P:
Design uart_top, start of the top module:
module uart_top (
	input 		clk,    
	input 		rst_n,
	input 		uart_rx,
	output		uart_tx
);
parameter CLK_FRE 		= 50;
parameter UART_RATE 	= 115200;
localparam SEND = 2'd0, WAIT = 2'd1;
reg [1:0] state;
reg  [31:0] wait_cnt;
reg  [ 7:0] send_cnt;
reg  [ 7:0] send_data;
reg  	    send_en;
wire [ 7:0] recv_data;
wire 		recv_en;
wire 		send_busy;
parameter 	ENG_NUM  = 9; 
parameter 	CHE_NUM  = 2; 
parameter 	DATA_NUM = CHE_NUM * 3 + ENG_NUM;  
wire [ DATA_NUM * 8 - 1:0] char_data = {8'hE4,8'hBD,8'hA0,8'hE5,8'hA5,8'hBD,"  World","\r\n"};
wire [ 7:0] char_byte = (send_cnt < DATA_NUM) ? char_data[ (DATA_NUM - 1 - send_cnt) * 8 +: 8] : 8'h00;
always@(posedge clk)
	if(!rst_n)begin
		state 		<= SEND;
		wait_cnt 	<= 0;
		send_cnt 	<= 0;
		send_en 	<= 'b0;
	end
	else
	case(state)
		SEND:begin  
			if(send_cnt == DATA_NUM + 1)begin 
				send_en 	<= 'b0;
				send_cnt 	<=  0;
				state 		<= WAIT;
			end
			else if(!send_busy)begin
				send_en 	<= 'b1;
				send_data 	<= char_byte;
				send_cnt 	<= send_cnt + 1;
			end
		end
		WAIT: 
			if(wait_cnt == CLK_FRE * 1000_000)begin 
				wait_cnt <= 0;
				state <= SEND;
			end
			else begin
				send_en <= recv_en;
				send_data <= recv_data;
				wait_cnt <= wait_cnt + 1;
			end
	endcase
uart_tx #(
	.CLK_FRE 	(CLK_FRE 	),
	.UART_RATE 	(UART_RATE 	)
	)uart_tx_m0(
	.clk 		(clk 		),
	.rst_n 		(rst_n 		),
	.send_en 	(send_en 	),
	.send_busy 	(send_busy 	),
	.send_data 	(send_data 	),
	.tx_pin 	(uart_tx 	)
	);
uart_rx #(
	.CLK_FRE 	(CLK_FRE 	),
  ...
Size: about 590 cells after synthesis, roughly 110 flip-flops.
Settings: LEC_CHECK=0, CAP_MARGIN=20, CELL_PAD_IN_SITES_DETAIL_PLACEMENT=0, CORE_ASPECT_RATIO=0.91, CORE_MARGIN=2, CORE_UTILIZATION=72, CTS_CLUSTER_DIAMETER=198, CTS_CLUSTER_SIZE=20, GPL_ROUTABILITY_DRIVEN=0, PLACE_DENSITY=0.39, SETUP_SLACK_MARGIN=0.93, SLEW_MARGIN=10, TNS_END_PERCENT=80; clock period 3.12 ns.
run.sh (not shown) runs the stock make flow with config.mk's settings and CLKGATE_MAP_FILE=.
The inputs of Q differ from those of P as listed below.
# P
export LEC_CHECK = 0
export CAP_MARGIN = 20
export CELL_PAD_IN_SITES_DETAIL_PLACEMENT = 0
export CORE_ASPECT_RATIO = 0.91
export CORE_MARGIN = 2
export CORE_UTILIZATION = 72
export CTS_CLUSTER_DIAMETER = 198
export CTS_CLUSTER_SIZE = 20
export GPL_ROUTABILITY_DRIVEN = 0
export PLACE_DENSITY = 0.39
export SETUP_SLACK_MARGIN = 0.93
export SLEW_MARGIN = 10
export TNS_END_PERCENT = 80
create_clock -name core_clock -period 3.12 [get_ports {clk}]
# Q
export LEC_CHECK = 0
export CAP_MARGIN = 20
export CELL_PAD_IN_SITES_DETAIL_PLACEMENT = 0
export CORE_ASPECT_RATIO = 0.9
export CORE_MARGIN = 2
export CORE_UTILIZATION = 72
export CTS_CLUSTER_DIAMETER = 358
export CTS_CLUSTER_SIZE = 20
export HOLD_SLACK_MARGIN = 0.28
export PLACE_DENSITY_LB_ADDON = 0.0
export SETUP_SLACK_MARGIN = 0.93
export SLEW_MARGIN = 20
export TNS_END_PERCENT = 80
create_clock -name core_clock -period 3.12 [get_ports {clk}]
## What came out
- Diff P -> Q: via count has decreased; met1 usage went down by 0.16 points; final standard cell count with taps included and fillers excluded now sits lower.
- Q ended with less proportion of power drawn by combinational gates than P.
- Summary of Q over P: gate count of the mapped netlist ~0 delta; total power went down.
- Max share of cell area taken by flip-flops and latches across Q and P: Q
- Arrival time of the worst setup path: higher on P
Power is estimated from default activity; no workload was simulated.
